== sierra ==
==> flow/design.v (excerpt) <==
module labyrinth_car
(
	input  		 clk	,
	input  		 rst	,	 
	input  		 echoR,
	input  		 echoL,
	input  		 echoM,
	output 		 trigR,	 
	output 		 trigL,
	output 		 trigM,
	output 		 Tx	,
	output [3:0] motors_PWM,
	output 		 led,
	output 		 buzzer
);
==> flow/config.mk <==
export PLATFORM = sky130hd
export DESIGN_NAME = labyrinth_car
export DESIGN_NICKNAME = labyrinth_car
export VERILOG_FILES = /design/flow/design.v
export SDC_FILE = /design/flow/constraint.sdc
export NUM_CORES = 4
export LEC_CHECK = 0
export ABC_AREA = 1
export CAP_MARGIN = 20
export CELL_PAD_IN_SITES_DETAIL_PLACEMENT = 0
export CORE_MARGIN = 2
export CORE_UTILIZATION = 72
export CTS_CLUSTER_DIAMETER = 38
export CTS_CLUSTER_SIZE = 26
export GPL_ROUTABILITY_DRIVEN = 1
export MIN_ROUTING_LAYER = met1
export PLACE_DENSITY_LB_ADDON = 0.13
export SETUP_SLACK_MARGIN = 1.23
export SLEW_MARGIN = 10
==> flow/constraint.sdc <==
create_clock -name core_clock -period 4.07 [get_ports {clk}]
set_input_delay 0.8140 -clock core_clock [delete_from_list [all_inputs] [get_ports {clk}]]
set_output_delay 0.8140 -clock core_clock [all_outputs]
set_load 0.01 [all_outputs]
run.sh (not shown) runs the stock make flow with config.mk's settings and CLKGATE_MAP_FILE=.
To summarise sierra: no stage aborted, but the layout did not pass its checks, failing on negative setup slack.
The following lists how xenon was set up differently from sierra:
# sierra
export LEC_CHECK = 0
export ABC_AREA = 1
export CAP_MARGIN = 20
export CELL_PAD_IN_SITES_DETAIL_PLACEMENT = 0
export CORE_MARGIN = 2
export CORE_UTILIZATION = 72
export CTS_CLUSTER_DIAMETER = 38
export CTS_CLUSTER_SIZE = 26
export GPL_ROUTABILITY_DRIVEN = 1
export MIN_ROUTING_LAYER = met1
export PLACE_DENSITY_LB_ADDON = 0.13
export SETUP_SLACK_MARGIN = 1.23
export SLEW_MARGIN = 10
create_clock -name core_clock -period 4.07 [get_ports {clk}]
# xenon
export LEC_CHECK = 0
export CAP_MARGIN = 20
export CORE_MARGIN = 2
export CORE_UTILIZATION = 72
export SLEW_MARGIN = 20
create_clock -name core_clock -period 5.16 [get_ports {clk}]
Results
xenon ended with every stage complete and zero timing, DRC or antenna violations.
| total of endpoints with negative setup slack in the final report | lower: xenon |
Max delay of the slowest cell on the worst path across sierra and xenon: sierra
xenon reports a lower met3 track utilization from global routing than sierra does.
AND-OR/OR-AND share of the synthesized area: higher on xenon
xenon ended with more register-to-register slack than sierra.
The inputs of lagoon differ from those of xenon as listed below.
# xenon
export LEC_CHECK = 0
export CAP_MARGIN = 20
export CORE_MARGIN = 2
export CORE_UTILIZATION = 72
export SLEW_MARGIN = 20
create_clock -name core_clock -period 5.16 [get_ports {clk}]
# lagoon
export LEC_CHECK = 0
export CAP_MARGIN = 20
export CORE_MARGIN = 2
export CORE_UTILIZATION = 70
export SETUP_SLACK_MARGIN = 1.96
export SLEW_MARGIN = 20
create_clock -name core_clock -period 6.74 [get_ports {clk}]
==> results <==
Delta (lagoon minus xenon): total power shrank by 29%, worst-case register-to-register setup slack went up 1.68 ns, sequential standard cell area picked up an extra about 0.37%, first-iteration DRC count moved down. Taking xenon as the reference point, the final instance count without filler cells of lagoon rises by 21. Reported for xenon and lagoon, synthesized-area fraction occupied by ao, oa, aoi and oai cells turned out identical to the last digit. Placed wire-length estimate delta (lagoon − xenon): favourable. The total wirelength of the detailed-routed design of lagoon exceeds that of xenon by 1.1%.
Input changes introduced in indigo (baseline for comparison: lagoon):
# lagoon
export LEC_CHECK = 0
export CAP_MARGIN = 20
export CORE_MARGIN = 2
export CORE_UTILIZATION = 70
export SETUP_SLACK_MARGIN = 1.96
export SLEW_MARGIN = 20
create_clock -name core_clock -period 6.74 [get_ports {clk}]
# indigo
export LEC_CHECK = 0
export CAP_MARGIN = 20
export CORE_MARGIN = 2
export CORE_UTILIZATION = 40
export SLEW_MARGIN = 20
create_clock -name core_clock -period 10.0 [get_ports {clk}]
Notes after the runs:
indigo finished every step from synthesis to the final layout, and the layout passed the timing, DRC and antenna checks. Per the comparison of indigo with lagoon, count of cells resized by post-cts repair decreased 22; overall chip area has increased; total routed wire length on the met1 layer moved up; maximum frequency dropped 3.3%. In indigo the global-route usage turned out 13 points lower than in lagoon. The worst setup slack reported for indigo is greater than that of lagoon by 3.09 ns. When indigo is measured against lagoon, its detailed-route vias per instance turns out about 12% lower. Heaviest power group = the clock network: indigo; heaviest power group = sequential cells: lagoon. Against lagoon, indigo comes in 2.7% lower on detailed-routed wire length on met2. Time the worst path needs with I/O delays and setup: lower on lagoon.
Input changes introduced in raven (baseline for comparison: indigo):
# indigo
export LEC_CHECK = 0
export CAP_MARGIN = 20
export CORE_MARGIN = 2
export CORE_UTILIZATION = 40
export SLEW_MARGIN = 20
create_clock -name core_clock -period 10.0 [get_ports {clk}]
# raven
export LEC_CHECK = 0
export CAP_MARGIN = 20
export CORE_MARGIN = 2
export CORE_UTILIZATION = 40
export SLEW_MARGIN = 20
create_clock -name core_clock -period 5.06 [get_ports {clk}]
## What came out
Every run (raven and indigo) finished clean. Taking indigo as the reference, in raven sum of met2 wire segment lengths after detailed routing now sits lower, mean number of vias per cell now sits higher, area overhead of the layout relative to synthesis now sits lower, part of the total power dissipated in the clock network now sits lower, switching component of the power now sits higher. Changes observed in raven relative to indigo: setup slack has decreased; worst reg-to-reg setup slack has decreased; cell depth of the worst flop-to-flop path has remained practically unchanged. Summary of raven over indigo: final core area utilization level, power +about 90%.
Setup changes, raven to violet
# raven
export LEC_CHECK = 0
export CAP_MARGIN = 20
export CORE_MARGIN = 2
export CORE_UTILIZATION = 40
export SLEW_MARGIN = 20
create_clock -name core_clock -period 5.06 [get_ports {clk}]
# violet
export LEC_CHECK = 0
export CAP_MARGIN = 20
export CORE_MARGIN = 2
export CORE_UTILIZATION = 72
export CTS_CLUSTER_SIZE = 32
export SLEW_MARGIN = 20
create_clock -name core_clock -period 7.77 [get_ports {clk}]
--- outcome ---
- Against raven, via density per instance in violet rose by more than 10%.
- Between violet and raven, total routing resource utilization after global routing is higher for violet, raven comes in under that.
- [compare] base=raven new=violet: maximum clock frequency fell about 6%; count of clock-buffer cells in the layout rose about 6%; hold slack now sits lower; global-route track usage on met1 went up 17 points.
- Power density over the cells, violet and raven: higher on raven
- Part of the cycle the worst path needs on violet is down relative to raven.
- Comparing raven with violet, the fraction of area in clock buffers and inverters came out essentially unchanged.
- Row cell area: violet lower / raven higher

Setup of build 88:
labyrinth_car again, from the RTL that the note above started with.
// labyrinth_car
module labyrinth_car
(
	input  		 clk	,
	input  		 rst	,	 
	input  		 echoR,
	input  		 echoL,
	input  		 echoM,
	output 		 trigR,	 
	output 		 trigL,
	output 		 trigM,
	output 		 Tx	,
	output [3:0] motors_PWM,
	output 		 led,
	output 		 buzzer
);
Settings: LEC_CHECK=0, ABC_AREA=1, CAP_MARGIN=35, CELL_PAD_IN_SITES_DETAIL_PLACEMENT=1, CELL_PAD_IN_SITES_GLOBAL_PLACEMENT=2, CORE_ASPECT_RATIO=0.87, CORE_MARGIN=7, CORE_UTILIZATION=50, GPL_ROUTABILITY_DRIVEN=1, GPL_TIMING_DRIVEN=0, PLACE_DENSITY_LB_ADDON=0.25, SLEW_MARGIN=20; clock period 10.0 ns.
Build 88: it failed with a tool error in global placement without I/O, so there are no final results.
> inputs changed (build 88 -> build 77)
- removing CELL_PAD_IN_SITES_DETAIL_PLACEMENT (formerly 1)
- removing CORE_ASPECT_RATIO (formerly 0.87)
- changing CAP_MARGIN from 35 to 20
- removing CELL_PAD_IN_SITES_GLOBAL_PLACEMENT (formerly 2)
- removing GPL_TIMING_DRIVEN (formerly 0)
- removing PLACE_DENSITY_LB_ADDON (formerly 0.25)
- changing CORE_MARGIN from 7 to 2
- changing CORE_UTILIZATION from 50 to 72
- removing GPL_ROUTABILITY_DRIVEN (formerly 1)
- removing ABC_AREA (formerly 1)
- changing the clock period (ns, I/O delays scaled along) from 10.0 to 8.07
[summary]
- Of build 88 and build 77, just one finished clean: build 77.
- Run status, build 88: aborted in global placement without I/O, error FLW-0024
- Of build 77 and build 88, the run reporting the lower initial cell density of the core was build 88.
- Going from build 88 to build 77, the XOR/XNOR share of the synthesized area was found to have gone up by 1.2 points.
- | horizontal die size | lower: build 77 |
- The final reports for build 77 and build 88 show sequential element share of the synthesized area higher in the former.
- Cell area after synthesis (higher): build 88
- Between build 88 and build 77, yosys stat cell total decreased.
- Between build 77 and build 88, the synthesized cell count is lower for build 77.
Here is what was changed in the inputs of build 16 compared with build 77.
- putting GPL_ROUTABILITY_DRIVEN at 0 where nothing was set
- putting ABC_AREA at 1 where nothing was set
- putting CTS_CLUSTER_DIAMETER at 143 where nothing was set
- swapping 8.07 for 3.79 in the clock period (ns, I/O delays scaled along)
Findings:
Status build 16: flow complete, layout not clean - setup timing. Build 16 vs build 77: routed wire length up. Build 16 vs. build 77: worst-case setup margin in the final layout fell by 3700 ps; share of power burned in registers up 0.7 points; area after synthesis moved up.
diff inputs: build 16 => build 69
- SETUP_SLACK_MARGIN: unset -> 0.55
- CORE_ASPECT_RATIO: unset -> 0.85
- PLACE_DENSITY: unset -> 0.37
- CAP_MARGIN: 20 -> 0
- the clock period (ns, I/O delays scaled along): 3.79 -> 4.61
### Flow results
In summary, build 69 completed successfully, with a layout that passed the timing, DRC and antenna checks. NOTE core area build 16->build 69 increased slightly. Summary — count of plain and timing-repair buffers in the layout, build 69 relative to build 16: lower, by 57. Number of cells on the worst reg-to-reg path delta for build 69 relative to build 16: about 20% higher. Switching component of the power down about 17% in build 69 wrt build 16. Build 69 gives more total number of tap cells than build 16 did. Cell count shrinks slightly when moving from build 16 to build 69. [build 69] met1 layer wirelength in the final routing rose 2.9% relative to build 16. Build 69 against build 16: total routed wirelength went down 1.3%; final HPWL from detailed placement saw a decrease.
For build 44, these inputs were changed with respect to build 69:
- changing CAP_MARGIN from 0 to 20
- changing SETUP_SLACK_MARGIN from 0.55 to 0.64
- removing PLACE_DENSITY (formerly 0.37)
- removing CORE_ASPECT_RATIO (formerly 0.85)
- removing GPL_ROUTABILITY_DRIVEN (formerly 0)
- removing CTS_CLUSTER_DIAMETER (formerly 143)
- removing ABC_AREA (formerly 1)
- changing the clock period (ns, I/O delays scaled along) from 4.61 to 4.46
Findings:
- Build 69 finished end to end and its layout was clean on timing, DRC and antenna.
- Build 44: flow complete, layout not clean; failing: setup timing
- Build 44 consumes more power than build 69 does.
- Against build 69, worst supply voltage drop on vdd in build 44 rose by a few percent.
- Diff build 69 -> build 44 | count of clock-buffer cells in the layout | decrease of 5
- Compared with build 69, build 44 shows a lower via count.
- Build 44 ends up with a post-synthesis instance area that is about 0.7% lower than in build 69.
Power figures rest on the tool's default switching activity, not on a simulated workload.
